==> run K <==
// CPU_6507
module CPU_6507(
	output [12:0] addr_bus,
	output reg [7:0] d_out,
	input [7:0] d_in,
	output reg wenb,
	input clk,
	input rstb,
	input rdy
);
reg [7:0] A;
reg [7:0] X;
reg [7:0] Y;
reg carry;
reg intr_disable;
reg overflow;
reg decimal;
reg [7:0] stack_ptr;
reg negative;
reg zero;
reg [15:0] PC;
reg [15:0] full_addr;
assign addr_bus = full_addr[12:0];
reg [7:0] addr_in_buff;
reg [7:0] I;
reg is_reset;
reg [3:0] phase;
wire [7:0] instr = phase == 1 ? d_in : I;
wire isNOP = instr == 8'hEA;
wire isLoadOrStore = instr[7:6] == 2'b10 && !isNOP && !(
		instr == 8'h90 ||
		instr == 8'hB0 ||
		instr[3:0] == 4'h8 ||
		instr[3:0] == 4'hA
	);
wire isLoad = isLoadOrStore && instr[5];
wire isStore = isLoadOrStore && !instr[5];
wire isJSR = instr == 8'h20;
wire isRTS = instr == 8'h60;
wire isRTI = instr == 8'h40;
wire isTransfer = instr == 8'h98 || instr == 8'hA8 || (instr[3:0] == 4'hA && instr[7:6] == 2'b10);
wire isBranch = instr[4:0] == 5'h10;
wire isJump = instr == 8'h4C || instr == 8'h6C;
wire isStack = ~instr[7] && instr[4:0] == 5'h08;
wire pull = instr[5];
wire isSpecial = (~instr[7] && instr[4:0] == 5'h18) || instr == 8'hB8 || instr == 8'hD8 || instr == 8'hF8;
wire isArith = !isLoadOrStore && !isNOP && !isTransfer && !isBranch && !isJump && !isTransfer && !isStack && !isSpecial;
wire isBreak = instr == 8'h00;
wire isImplied = instr[3:0] == 4'hA || instr[3:0] == 4'h8;
wire isImmediate = instr[4:0] == 5'h09 || instr[3:0] == 4'h02 || (instr[7] && ~instr[4] && instr[3:0] == 0); 
wire isIndexed = instr[4];
wire indexedByY = instr[3:0] == 4'h1 || instr[3:0] == 4'h9 || instr == 8'h96 || instr == 8'hB6 || instr == 8'hBE;
wire indexedIndirect = instr[4:0] == 5'h01;
wire indirectIndexed = instr[4:0] == 5'h11;
  ...
Settings: LEC_CHECK=0, ABC_AREA=0, CAP_MARGIN=20, CELL_PAD_IN_SITES_GLOBAL_PLACEMENT=3, CORE_MARGIN=2, CORE_UTILIZATION=40, CTS_CLUSTER_DIAMETER=227, CTS_CLUSTER_SIZE=98, MAX_ROUTING_LAYER=met4, PLACE_DENSITY_LB_ADDON=0.13, SETUP_SLACK_MARGIN=0.99, SLEW_MARGIN=25, TNS_END_PERCENT=65; clock period 7.79 ns.
run.sh (not shown) runs the stock make flow with config.mk's settings and CLKGATE_MAP_FILE=.
==> run R (differences from run K) <==
- ABC_AREA: 0 -> 1
- CELL_PAD_IN_SITES_GLOBAL_PLACEMENT: 3 -> not set
- CORE_UTILIZATION: 40 -> 65
- CTS_CLUSTER_DIAMETER: 227 -> 374
- CTS_CLUSTER_SIZE: 98 -> 100
- MAX_ROUTING_LAYER: met4 -> not set
- PLACE_DENSITY: not set -> 0.35
- PLACE_DENSITY_LB_ADDON: 0.13 -> not set
- SETUP_SLACK_MARGIN: 0.99 -> not set
- SLEW_MARGIN: 25 -> 20
- TNS_END_PERCENT: 65 -> not set
==> flow/constraint.sdc (replaced) <==
create_clock -name core_clock -period 6.73 [get_ports {clk}]
set_input_delay 1.3460 -clock core_clock [delete_from_list [all_inputs] [get_ports {clk}]]
set_output_delay 1.3460 -clock core_clock [all_outputs]
set_load 0.01 [all_outputs]
==> impl_metrics.py <==
# Synthesis and PnR figures
metrics = {
    "logic_synthesis": {
        "yosys.area.top_type": "nand2_1",
        "ys_types": 69,
        "ys_sh_mux": 0,
    },
    "status": {
        "outcome": "complete, no violations",
    },
    "power": {
        "max-vdd-ir-drop_v": 0.000191,
        "p_comb_frac": 0.688,
    },
    "cells_and_area": {
        "syn_to_final_growth_pct": 7.08,
    },
    "setup_path": {
        "cp_data_arrival_time_ps": 6660,
        "path_buffers": 4,
    },
    "drt": {
        "drtIter0Drc": 3788,
    },
}
Source of the figures above: run R

==> impl_metrics.py <==
# Synthesis and PnR figures
metrics = {
    "logic_synthesis": {
        "ys_sh_mux": 0.0461,
        "ys_types": 109,
    },
    "setup_path": {
        "path_buffers": 5,
    },
    "power": {
        "p_comb_frac": 0.641,
        "max-vdd-ir-drop_v": 0.000148,
    },
    "cells_and_area": {
        "syn_to_final_growth_pct": 9.50,
    },
    "status": {
        "outcome": "complete, no violations",
    },
}
Source of the figures above: run K

Power and IR drop assume default switching activity.
